==> build 67 <==
// mem_ram
module mem_ram (input clk, wren, 
                input [3:0] d11,input [3:0] d12,input [3:0] d13,input [3:0] d14,input [3:0] d15,input [3:0] d16,input [3:0] d17,input [3:0]d18,
					 input [3:0] d21,input [3:0] d22,input [3:0] d23,input [3:0] d24,input [3:0] d25,input [3:0] d26,input [3:0] d27,input [3:0]d28,
					 input [3:0] d31,input [3:0] d32,input [3:0] d33,input [3:0] d34,input [3:0] d35,input [3:0] d36,input [3:0] d37,input [3:0]d38,
					 input [3:0] d41,input [3:0] d42,input [3:0] d43,input [3:0] d44,input [3:0] d45,input [3:0] d46,input [3:0] d47,input [3:0]d48,
					 input [3:0] r1,input [3:0] r2,
					 input [3:0] r3,input [3:0] r4,
					 output [11:0] w_sum11,
					 output [11:0] w_sum12,
					 output [11:0] w_sum13,
					 output [11:0] w_sum14,
					 output [11:0] w_sum15,
					 output [11:0] w_sum16,
					 output [11:0] w_sum17,
					 output [11:0] w_sum18
					 );
  reg [31:0] mem [3:0];  
  wire [8:0] p11, p21,p31,p41;
  wire [8:0] p12, p22,p32,p42;
  wire [8:0] p13, p23,p33,p43;
  wire [8:0] p14, p24,p34,p44;
  wire [8:0] p15, p25,p35,p45;
  wire [8:0] p16, p26,p36,p46;
  wire [8:0] p17, p27,p37,p47;
  wire [8:0] p18, p28,p38,p48;
wire [9:0] s11,s12,s13,s14,s15,s16,s17,s18;
wire [10:0] s21,s22,s23,s24,s25,s26,s27,s28;
wire [11:0] s31,s32,s33,s34,s35,s36,s37,s38;
  always @(posedge clk) 
      begin
            if (wren) begin
                mem[0][31-:4]<=d11;
					 mem[0][27-:4] <=d12;
					 mem[0][23-:4]<=d13;
					 mem[0][19-:4]<=d14;
					 mem[0][15-:4]<=d15;
					 mem[0][11-:4]<=d16;
					 mem[0][7-:4]<=d17;
					 mem[0][3-:4]<=d18;
					 mem[1][31-:4]<=d21;
					 mem[1][27-:4] <=d22;
					 mem[1][23-:4]<=d23;
					 mem[1][19-:4]<=d24;
  ...
make LEC_CHECK=0 CAP_MARGIN=20 CELL_PAD_IN_SITES_DETAIL_PLACEMENT=2 CORE_ASPECT_RATIO=0.98 CORE_MARGIN=10 CORE_UTILIZATION=33 CTS_CLUSTER_DIAMETER=367 MAX_ROUTING_LAYER=met5 PLACE_DENSITY_LB_ADDON=0.08 SETUP_SLACK_MARGIN=1.29 SLEW_MARGIN=30 finish   # period 7.22 ns
run.sh (not shown) runs the stock make flow with config.mk's settings and CLKGATE_MAP_FILE=.
==> inputs of build 49, as changes to build 67 <==
CELL_PAD_IN_SITES_DETAIL_PLACEMENT = not set   (was 2)
CORE_ASPECT_RATIO = not set   (was 0.98)
CORE_MARGIN = 2   (was 10)
CORE_UTILIZATION = 66   (was 33)
CTS_CLUSTER_DIAMETER = not set   (was 367)
CTS_CLUSTER_SIZE = 69   (was not set)
HOLD_SLACK_MARGIN = 0.3   (was not set)
PLACE_DENSITY_LB_ADDON = not set   (was 0.08)
SETUP_SLACK_MARGIN = -0.51   (was 1.29)
SLEW_MARGIN = 20   (was 30)
TNS_END_PERCENT = 55   (was not set)
==> flow/constraint.sdc (replaced) <==
create_clock -name core_clock -period 6.54 [get_ports {clk}]
set_input_delay 1.3080 -clock core_clock [delete_from_list [all_inputs] [get_ports {clk}]]
set_output_delay 1.3080 -clock core_clock [all_outputs]
set_load 0.01 [all_outputs]
==> inputs of build 94, as changes to build 67 <==
CELL_PAD_IN_SITES_DETAIL_PLACEMENT = not set   (was 2)
CORE_ASPECT_RATIO = 1.94   (was 0.98)
CORE_MARGIN = 2   (was 10)
CORE_UTILIZATION = 40   (was 33)
CTS_CLUSTER_DIAMETER = 329   (was 367)
CTS_CLUSTER_SIZE = 44   (was not set)
MAX_ROUTING_LAYER = not set   (was met5)
PLACE_DENSITY_LB_ADDON = not set   (was 0.08)
SETUP_SLACK_MARGIN = not set   (was 1.29)
SLEW_MARGIN = 35   (was 30)
==> flow/constraint.sdc (replaced) <==
create_clock -name core_clock -period 10.0 [get_ports {clk}]
set_input_delay 2.0000 -clock core_clock [delete_from_list [all_inputs] [get_ports {clk}]]
set_output_delay 2.0000 -clock core_clock [all_outputs]
set_load 0.01 [all_outputs]
==> out/qor.txt <==
Clock Buffer Count = 17
final cycle utilization of the critical path = 1.22
status = finished with violations
worst setup margin = -1.42 ns
SO Viols = setup timing
setup violators final = 72
-- figures above: build 49

==> out/qor.txt <==
setup violators final = 0
delay-heaviest family, CP = adder cells
minimum clock period = 9.58 ns
worst hold path depth = 1
area grow syn2layout = 17.4%
most used routing layer = met2
final cycle utilization of the critical path = 0.958
Die Y = 330 microns
status = timing/DRC/antenna clean
Post-Layout Inst Area = 0.0257 sq mm
worst setup margin = 0.415 ns
-- figures above: build 94

==> out/qor.txt <==
status = finished with violations
setup violators final = 54
SO Viols = setup timing
Placed Cells = 3390
worst setup margin = -0.501 ns
Simple-Gate Area Share = 0.143
Clock Buffer Count = 19
final cycle utilization of the critical path = 1.07
-- figures above: build 67


* * *

==> build 2 <==
==> flow/design.v <==
module mult(input [3:0] a, input [3:0] b, output reg [8:0] c
    );
always@(*)
c= a*b;
endmodule
module ad(input [8:0] a1, input [8:0] b1, output reg [9:0] c1
    );
always@(*)
c1= a1+b1;
endmodule
module ad2(input [8:0] a2, input [9:0] b2, output reg [10:0] c2
    );
always@(*)
c2= a2+b2;
endmodule
module ad3(input [8:0] a3, input [10:0] b3, output reg [11:0] c3
    );
always@(*)
c3= a3+b3;
endmodule
`timescale 1ns / 1ps
module mem_ram (input clk, wren, 
                input [3:0] d11,input [3:0] d12,input [3:0] d13,input [3:0] d14,input [3:0] d15,input [3:0] d16,input [3:0] d17,input [3:0]d18,
					 input [3:0] d21,input [3:0] d22,input [3:0] d23,input [3:0] d24,input [3:0] d25,input [3:0] d26,input [3:0] d27,input [3:0]d28,
					 input [3:0] d31,input [3:0] d32,input [3:0] d33,input [3:0] d34,input [3:0] d35,input [3:0] d36,input [3:0] d37,input [3:0]d38,
					 input [3:0] d41,input [3:0] d42,input [3:0] d43,input [3:0] d44,input [3:0] d45,input [3:0] d46,input [3:0] d47,input [3:0]d48,
					 input [3:0] r1,input [3:0] r2,
					 input [3:0] r3,input [3:0] r4,
					 output [11:0] w_sum11,
					 output [11:0] w_sum12,
					 output [11:0] w_sum13,
					 output [11:0] w_sum14,
					 output [11:0] w_sum15,
					 output [11:0] w_sum16,
					 output [11:0] w_sum17,
					 output [11:0] w_sum18
					 );
  reg [31:0] mem [3:0];  
  wire [8:0] p11, p21,p31,p41;
  wire [8:0] p12, p22,p32,p42;
  wire [8:0] p13, p23,p33,p43;
  wire [8:0] p14, p24,p34,p44;
  wire [8:0] p15, p25,p35,p45;
  wire [8:0] p16, p26,p36,p46;
  wire [8:0] p17, p27,p37,p47;
  wire [8:0] p18, p28,p38,p48;
wire [9:0] s11,s12,s13,s14,s15,s16,s17,s18;
wire [10:0] s21,s22,s23,s24,s25,s26,s27,s28;
wire [11:0] s31,s32,s33,s34,s35,s36,s37,s38;
  always @(posedge clk) 
      begin
            if (wren) begin
                mem[0][31-:4]<=d11;
					 mem[0][27-:4] <=d12;
					 mem[0][23-:4]<=d13;
					 mem[0][19-:4]<=d14;
					 mem[0][15-:4]<=d15;
					 mem[0][11-:4]<=d16;
					 mem[0][7-:4]<=d17;
					 mem[0][3-:4]<=d18;
					 mem[1][31-:4]<=d21;
					 mem[1][27-:4] <=d22;
					 mem[1][23-:4]<=d23;
					 mem[1][19-:4]<=d24;
					 mem[1][15-:4]<=d25;
					 mem[1][11-:4]<=d26;
					 mem[1][7-:4]<=d27;
					 mem[1][3-:4]<=d28;
					 mem[2][31-:4]<=d31;
					 mem[2][27-:4] <=d32;
					 mem[2][23-:4]<=d33;
					 mem[2][19-:4]<=d34;
					 mem[2][15-:4]<=d35;
					 mem[2][11-:4]<=d36;
					 mem[2][7-:4]<=d37;
					 mem[2][3-:4]<=d38;
					 mem[3][31-:4]<=d41;
					 mem[3][27-:4] <=d42;
					 mem[3][23-:4]<=d43;
					 mem[3][19-:4]<=d44;
					 mem[3][15-:4]<=d45;
					 mem[3][11-:4]<=d46;
					 mem[3][7-:4]<=d47;
					 mem[3][3-:4]<=d48;
            end
		end		 
generate
   mult m11(.a(r1),
				.b(mem[0][31-:4]),
				.c(p11) 
				);
	mult m21(
	         .a(r2),
				.b(mem[1][31-:4]),
				.c(p21)
	         );		
   mult m31(
	         .a(r3),
				.b(mem[2][31-:4]),
				.c(p31)
	         );		
   mult m41(
	         .a(r4),
				.b(mem[3][31-:4]), 
				.c(p41)
	         );	
  ad add11 ( 
            .a1(p11),
				.b1(p21),
				.c1(s11)
           );  
  ad2 add21 (
            .b2(s11),
				.a2(p31),
				.c2(s21)
          );
  ad3 add31 (
             .b3(s21),
				 .a3(p41),
				 .c3(s31)
				 );
    mult m12(.a(r1),
				.b(mem[0][27-:4]),
				.c(p12)
				);
	mult m22(
	         .a(r2),
				.b(mem[1][27-:4]),
				.c(p22)
	         );		
   mult m32(
	         .a(r3),
				.b(mem[2][27-:4]),
				.c(p32)
	         );		
   mult m42(
	         .a(r4),
				.b(mem[3][27-:4]), 
				.c(p42)
	         );	
  ad add12 ( 
            .a1(p12),
				.b1(p22),
				.c1(s12)
           );  
  ad2 add22 (
            .b2(s12),
				.a2(p32),
				.c2(s22)
          );
  ad3 add32 (
             .b3(s22),
				 .a3(p42),
				 .c3(s32)
				 );
   mult m13(.a(r1),
				.b(mem[0][23-:4]),
				.c(p13)
				);
	mult m23(
	         .a(r2),
				.b(mem[1][23-:4]),
				.c(p23)
	         );		
   mult m33(
	         .a(r3),
				.b(mem[2][23-:4]),
				.c(p33)
	         );		
   mult m43(
	         .a(r4),
				.b(mem[3][23-:4]), 
				.c(p43)
	         );	
  ad add13 ( 
            .a1(p13),
				.b1(p23),
				.c1(s13)
           );  
  ad2 add23 (
            .b2(s13),
				.a2(p33),
				.c2(s23)
          );
  ad3 add33 (
             .b3(s23),
				 .a3(p43),
				 .c3(s33)
				 );
  mult m14(.a(r1),
				.b(mem[0][19-:4]),
				.c(p14)
				);
	mult m24(
	         .a(r2),
				.b(mem[1][19-:4]),
				.c(p24)
	         );		
   mult m34(
	         .a(r3),
				.b(mem[2][19-:4]),
				.c(p34)
	         );		
   mult m44(
	         .a(r4),
				.b(mem[3][19-:4]), 
				.c(p44)
	         );	
  ad add14 ( 
            .a1(p14),
				.b1(p24),
				.c1(s14)
           );  
  ad2 add24 (
            .b2(s14),
				.a2(p34),
				.c2(s24)
          );
  ad3 add34 (
             .b3(s24),
				 .a3(p44),
				 .c3(s34)
				 );
  mult m15(.a(r1),
				.b(mem[0][15-:4]),
				.c(p15)
				);
	mult m25(
	         .a(r2),
				.b(mem[1][15-:4]),
				.c(p25)
	         );		
   mult m35(
	         .a(r3),
				.b(mem[2][15-:4]),
				.c(p35)
	         );		
   mult m45(
	         .a(r4),
				.b(mem[3][15-:4]), 
				.c(p45)
	         );	
  ad add15 ( 
            .a1(p15),
				.b1(p25),
				.c1(s15)
           );  
  ad2 add25 (
            .b2(s15),
				.a2(p35),
				.c2(s25)
          );
  ad3 add35 (
             .b3(s25),
				 .a3(p45),
				 .c3(s35)
				 );
   mult m16(.a(r1),
				.b(mem[0][11-:4]),
				.c(p16)
				);
	mult m26(
	         .a(r2),
				.b(mem[1][11-:4]),
				.c(p26)
	         );		
   mult m36(
	         .a(r3),
				.b(mem[2][11-:4]),
				.c(p36)
	         );		
   mult m46(
	         .a(r4),
				.b(mem[3][11-:4]), 
				.c(p46)
	         );	
  ad add16 ( 
            .a1(p16),
				.b1(p26),
				.c1(s16)
           );  
  ad2 add26 (
            .b2(s16),
				.a2(p36),
				.c2(s26)
          );
  ad3 add36 (
             .b3(s26),
				 .a3(p46),
				 .c3(s36)
				 );
   mult m17(.a(r1),
				.b(mem[0][7-:4]),
				.c(p17)
				);
	mult m27(
	         .a(r2),
				.b(mem[1][7-:4]),
				.c(p27)
	         );		
   mult m37(
	         .a(r3),
				.b(mem[2][7-:4]),
				.c(p37)
	         );		
   mult m47(
	         .a(r4),
				.b(mem[3][7-:4]), 
				.c(p47)
	         );	
  ad add17 ( 
            .a1(p17),
				.b1(p27),
				.c1(s17)
           );  
  ad2 add27 (
            .b2(s17),
				.a2(p37),
				.c2(s27)
          );
  ad3 add37 (
             .b3(s27),
				 .a3(p47),
				 .c3(s37)
				 );
  mult m18(.a(r1),
				.b(mem[0][3-:4]),
				.c(p18)
				);
	mult m28(
	         .a(r2),
				.b(mem[1][3-:4]),
				.c(p28)
	         );		
   mult m38(
	         .a(r3),
				.b(mem[2][3-:4]),
				.c(p38)
	         );		
   mult m48(
	         .a(r4),
				.b(mem[3][3-:4]), 
				.c(p48)
	         );	
  ad add18 ( 
            .a1(p18),
				.b1(p28),
				.c1(s18)
           );  
  ad2 add28 (
            .b2(s18),
				.a2(p38),
				.c2(s28)
          );
  ad3 add38 (
             .b3(s28),
				 .a3(p48),
				 .c3(s38)
				 );
assign w_sum11 =s31;
assign w_sum12 =s32;
assign w_sum13 =s33;
assign w_sum14 =s34;
assign w_sum15 =s35;
assign w_sum16 =s36;
assign w_sum17 =s37;
assign w_sum18 =s38;
endgenerate
endmodule
==> flow/run.sh <==
#!/bin/bash
# the make line also repeats each setting of config.mk as NAME=value (left out here)
make -C /OpenROAD-flow-scripts/flow DESIGN_CONFIG=/design/flow/config.mk WORK_HOME=/design/flow/orfs CLKGATE_MAP_FILE= finish
==> flow/config.mk <==
export PLATFORM = sky130hd
export DESIGN_NAME = mem_ram
export DESIGN_NICKNAME = mem_ram
export VERILOG_FILES = /design/flow/design.v
export SDC_FILE = /design/flow/constraint.sdc
export NUM_CORES = 4
export LEC_CHECK = 0
export CAP_MARGIN = 20
export CORE_MARGIN = 2
export CORE_UTILIZATION = 27
export GPL_ROUTABILITY_DRIVEN = 0
export GPL_TIMING_DRIVEN = 0
export MAX_ROUTING_LAYER = met5
export PLACE_DENSITY_LB_ADDON = 0.06
export SETUP_SLACK_MARGIN = -0.51
export SLEW_MARGIN = 20
export TNS_END_PERCENT = 35
==> flow/constraint.sdc <==
create_clock -name core_clock -period 13.0 [get_ports {clk}]
set_input_delay 2.6000 -clock core_clock [delete_from_list [all_inputs] [get_ports {clk}]]
set_output_delay 2.6000 -clock core_clock [all_outputs]
set_load 0.01 [all_outputs]
==> inputs of trial 50, as changes to build 2 <==
- CORE_UTILIZATION: 27 -> 40
- GPL_ROUTABILITY_DRIVEN: 0 -> default
- GPL_TIMING_DRIVEN: 0 -> default
- MAX_ROUTING_LAYER: met5 -> default
- PLACE_DENSITY_LB_ADDON: 0.06 -> default
- SETUP_SLACK_MARGIN: -0.51 -> default
- TNS_END_PERCENT: 35 -> default
==> flow/constraint.sdc (replaced) <==
create_clock -name core_clock -period 9.71 [get_ports {clk}]
set_input_delay 1.9420 -clock core_clock [delete_from_list [all_inputs] [get_ports {clk}]]
set_output_delay 1.9420 -clock core_clock [all_outputs]
set_load 0.01 [all_outputs]
==> notes <==
Trial 50 ran to the end with no violations. Build 2 ran to the end with no violations.
In trial 50 the final cell count is smaller than in build 2, by about 12%.
In build 2 the worst setup slack is higher than in trial 50, by 0.97 ns.
In trial 50 the sequential share of layout area is higher than in build 2, by 0.31 points.
Non-clock buffer count: build 2 is higher than trial 50 (41).
Count of clock-buffer cells in the layout is the same in trial 50 and build 2.
Between trial 50 and build 2, the lower critical path depth is in build 2 (gap 1).
Of trial 50 and build 2, build 2 has the higher hold slack (gap 0.55 ns).
==> figures <==
Outcome: trial 50 finished clean; build 2 finished clean
Placed wire-length estimate: trial 50 40500 um; build 2 57000 um
WL met1: trial 50 23100 um; build 2 33100 um
CP Depth: trial 50 19; build 2 18
Period utilisation layout: trial 50 0.977; build 2 0.908
Worst hold slack: trial 50 1.98 ns; build 2 2.53 ns
Met3 Track Usage GR: trial 50 0.0298; build 2 0.0349
Maximum number of pins on one net before global-route repair: trial 50 73; build 2 84
Wire length on met2: trial 50 25500 um; build 2 33700 um
Total via count after detailed routing: trial 50 14800; build 2 15100
Endpoint of the worst hold path: trial 50 mem[0][20]; build 2 mem[2][22]
Number of nets in the layout: trial 50 3214; build 2 3255
Well Taps: trial 50 696; build 2 1060
Buffers and inverters on the worst path: trial 50 7; build 2 6
